Design datapath, start of the top module:
module datapath(clk, rst, sw, seg0, seg1,seg2,seg3, mem_addr, mem_wdata, mem_we, mem_rdata);
	input clk, rst;
	input [3:0] sw;
	output [6:0] seg0,seg1,seg2,seg3;
	output [15:0] mem_addr;
	output [15:0] mem_wdata;
	output mem_we;
	input [15:0] mem_rdata;
	wire [15:0] rin, rout;
	wire wr_enable, ram_addr_sel, pcin, ram_out_ctrl, instr_ctrl, acc_enable, acc_out_ctrl, pc_enable, pc_out_ctrl, addsub, a_enable, xor_ctrl, cu_out_ctrl, mul_out_ctrl, mul_acc_out_ctrl, sr_sel, add_ctrl;
	wire[15:0] instr, bus, instr_address, cu_out, r0_out, r1_out,r2_out, r3_out, r4_out, r5_out, r6_out, r7_out, r8_out, r9_out,r10_out, r11_out, r12_out, r13_out, mul_acc_out, sp_out;
	wire [15:0] ra_in, acc_out, sr_out;
	reg [15:0] ram_address, sr_in;
	wire [15:0] ram_out;
	wire[1:0] sp_sel;
	wire[3:0] status_reg;
	sixteen_bit_reg instruction_register(.clk(clk),.rst(rst),.D(bus),.Q(instr),.enable(instr_ctrl));
	program_counter pc(.clk(clk),.rst(rst), .select(pcin), .bus(bus), .out(instr_address),.pc_enable(pc_enable));
	always@(ram_addr_sel or sp_out or instr_address) begin
		if (ram_addr_sel == 1'b1)
			ram_address <= sp_out;
		else 
			ram_address <= instr_address;
	end
	assign mem_addr = ram_address;
	assign mem_wdata = bus;
	assign mem_we = wr_enable;
	assign ram_out = mem_rdata;
	control_unit control_unit_inst
	(	
		.clk(clk), .rst(rst), .instr(instr), .rin(rin), 
		.rout(rout), .gin(acc_enable), .gout(acc_out_ctrl), .pcin(pcin), 
		.pcout(pc_out_ctrl), .addsub(addsub), .a_in(a_enable), 
		.xorctrl(xor_ctrl), .ctrl_out(cu_out_ctrl), 
		.out(cu_out),.ram_addr_sel(ram_addr_sel), .ram_out_ctrl(ram_out_ctrl), 
		.instr_enable(instr_ctrl),.pc_enable(pc_enable), .wr_enable(wr_enable), .sp_sel(sp_sel), .sr_sel(sr_sel), .current_status(sr_out[3:0]),
		.mul_out_ctrl(mul_out_ctrl), .mul_acc_out_ctrl(mul_acc_out_ctrl),
		.add_ctrl(add_ctrl)	
	);
	alu alu_inst(
		.clk(clk), .rst(rst), .a(bus),.a_enable(a_enable), 
  ...
Settings: LEC_CHECK=0, CAP_MARGIN=20, CORE_MARGIN=4, CORE_UTILIZATION=72, CTS_CLUSTER_SIZE=24, PLACE_DENSITY_LB_ADDON=0.01, SETUP_SLACK_MARGIN=0.89, SLEW_MARGIN=20; clock period 3.05 ns.
run.sh (not shown) runs the stock make flow with config.mk's settings and CLKGATE_MAP_FILE=.
The starting point ended with an error in clock tree synthesis (4_1_cts).
Next try:
Settings changed: CORE_MARGIN 4 to 2, CTS_CLUSTER_SIZE 24 to unset, MAX_ROUTING_LAYER set to met4, SETUP_SLACK_MARGIN 0.89 to -0.45.
Clock period 3.05 ns to 8.86 ns, I/O delays scaled along.
Effect: This time the run finished with setup timing left; die area drops by a few percent; synthesized cell count is unchanged; synthesized area is unchanged.

Setup of run 1:
datapath again, from the RTL that the note above started with.
==> flow/config.mk <==
export PLATFORM = sky130hd
export DESIGN_NAME = datapath
export DESIGN_NICKNAME = datapath
export VERILOG_FILES = /design/flow/design.v
export SDC_FILE = /design/flow/constraint.sdc
export NUM_CORES = 4
export LEC_CHECK = 0
export CAP_MARGIN = 20
export CELL_PAD_IN_SITES_GLOBAL_PLACEMENT = 2
export CORE_ASPECT_RATIO = 0.75
export CORE_MARGIN = 2
export CORE_UTILIZATION = 31
export CTS_CLUSTER_DIAMETER = 145
export GPL_TIMING_DRIVEN = 0
export SLEW_MARGIN = 20
==> flow/constraint.sdc <==
create_clock -name core_clock -period 13.8 [get_ports {clk}]
set_input_delay 2.7600 -clock core_clock [delete_from_list [all_inputs] [get_ports {clk}]]
set_output_delay 2.7600 -clock core_clock [all_outputs]
set_load 0.01 [all_outputs]
What run 2 does differently from run 1 at the input level:
# run 1
export LEC_CHECK = 0
export CAP_MARGIN = 20
export CELL_PAD_IN_SITES_GLOBAL_PLACEMENT = 2
export CORE_ASPECT_RATIO = 0.75
export CORE_MARGIN = 2
export CORE_UTILIZATION = 31
export CTS_CLUSTER_DIAMETER = 145
export GPL_TIMING_DRIVEN = 0
export SLEW_MARGIN = 20
create_clock -name core_clock -period 13.8 [get_ports {clk}]
# run 2
export LEC_CHECK = 0
export CAP_MARGIN = 20
export CORE_MARGIN = 4
export CORE_UTILIZATION = 40
export SLEW_MARGIN = 20
create_clock -name core_clock -period 9.1 [get_ports {clk}]
Results
Of run 2 and run 1, it is run 2 that has the lower violation count after the first detailed-routing iteration.
A busiest layer in global routing of met2 is what run 2 shows, while met1 belongs to run 1.
Compare run 2 and run 1 | non-clock buffer share of cell area higher: run 2
In run 2 the number of placed instances, taps included turned out 214 lower than in run 1.
Compared to run 1, the routing of run 2 uses less wire.
Diff run 1 -> run 2 | smallest hold slack | increase of 0.0034 ns
For run 3, these inputs were changed with respect to run 2:
# run 2
export LEC_CHECK = 0
export CAP_MARGIN = 20
export CORE_MARGIN = 4
export CORE_UTILIZATION = 40
export SLEW_MARGIN = 20
create_clock -name core_clock -period 9.1 [get_ports {clk}]
# run 3
export LEC_CHECK = 0
export CAP_MARGIN = 20
export CORE_MARGIN = 4
export CORE_UTILIZATION = 35
export SLEW_MARGIN = 20
create_clock -name core_clock -period 9.1 [get_ports {clk}]
### Flow results
Lower flop share of the area goes to run 3 over run 2.
From run 2 to run 3 the numbers moved as follows: routed wire length up about 1.4%; number of inverters outside the clock class in the layout flat.
--- input diff run 3..run 4 ---
# run 3
export LEC_CHECK = 0
export CAP_MARGIN = 20
export CORE_MARGIN = 4
export CORE_UTILIZATION = 35
export SLEW_MARGIN = 20
create_clock -name core_clock -period 9.1 [get_ports {clk}]
# run 4
export LEC_CHECK = 0
export CAP_MARGIN = 20
export CORE_MARGIN = 2
export CORE_UTILIZATION = 61
export SETUP_SLACK_MARGIN = 1.81
export SLEW_MARGIN = 20
create_clock -name core_clock -period 6.19 [get_ports {clk}]
==> comparison <==
As the logs show, run 4 stopped at global routing (5_1_grt) after a tool error, so it never reached the end of the flow.
Comparing run 3 against run 4, there is no change at all in post-synthesis cell count.
Diff run 4..run 3 | summed instance area of the synthesized netlist | unchanged
Run 4 against run 3: vertical die size shrank by 25%; placement row count shrank by 26.
Comparing run 4 and run 3, the higher core utilization before placement was measured on run 4.
Re share of synthesized registers carrying an async set or reset: no difference whatsoever between run 3 and run 4.
Across both runs, die area was lower for run 4 than for run 3.
Against run 3, run 4 reports a buffers inserted during post-CTS setup optimization that is higher.
Changes in run 5 relative to run 4:
# run 4
export LEC_CHECK = 0
export CAP_MARGIN = 20
export CORE_MARGIN = 2
export CORE_UTILIZATION = 61
export SETUP_SLACK_MARGIN = 1.81
export SLEW_MARGIN = 20
create_clock -name core_clock -period 6.19 [get_ports {clk}]
# run 5
export LEC_CHECK = 0
export CAP_MARGIN = 20
export CORE_MARGIN = 4
export CORE_UTILIZATION = 61
export CTS_CLUSTER_SIZE = 24
export SETUP_SLACK_MARGIN = 0.46
export SLEW_MARGIN = 20
create_clock -name core_clock -period 3.92 [get_ports {clk}]
--- outcome ---
- Across run 4 and run 5, no clean finish was achieved.
- Run 5 did not finish; a tool error ended it in global routing (5_1_grt).
- Width of the die of run 5 exceeds that of run 4 slightly.
- Run 5 vs. run 4: synthesis-stage register bit count essentially unchanged, area of the synthesized netlist per yosys stat comparable, post-CTS setup-driven buffer insertion count went up about 150%, cell area after placement went up by 2.8%.
- Total nets after synthesis of run 4 is on par with run 5.
- Run 4 → run 5: placed cell count grew by 2.4%, overall die height went up about 1.8%.
- On half-perimeter wire length after placement, the higher figure sits with run 5, not run 4.
- Reported for run 4 and run 5, number of buffers inserted by hold repair at cts turned out identical to the last digit.
- Run 5 vs run 4 — die area climbed by a few percent
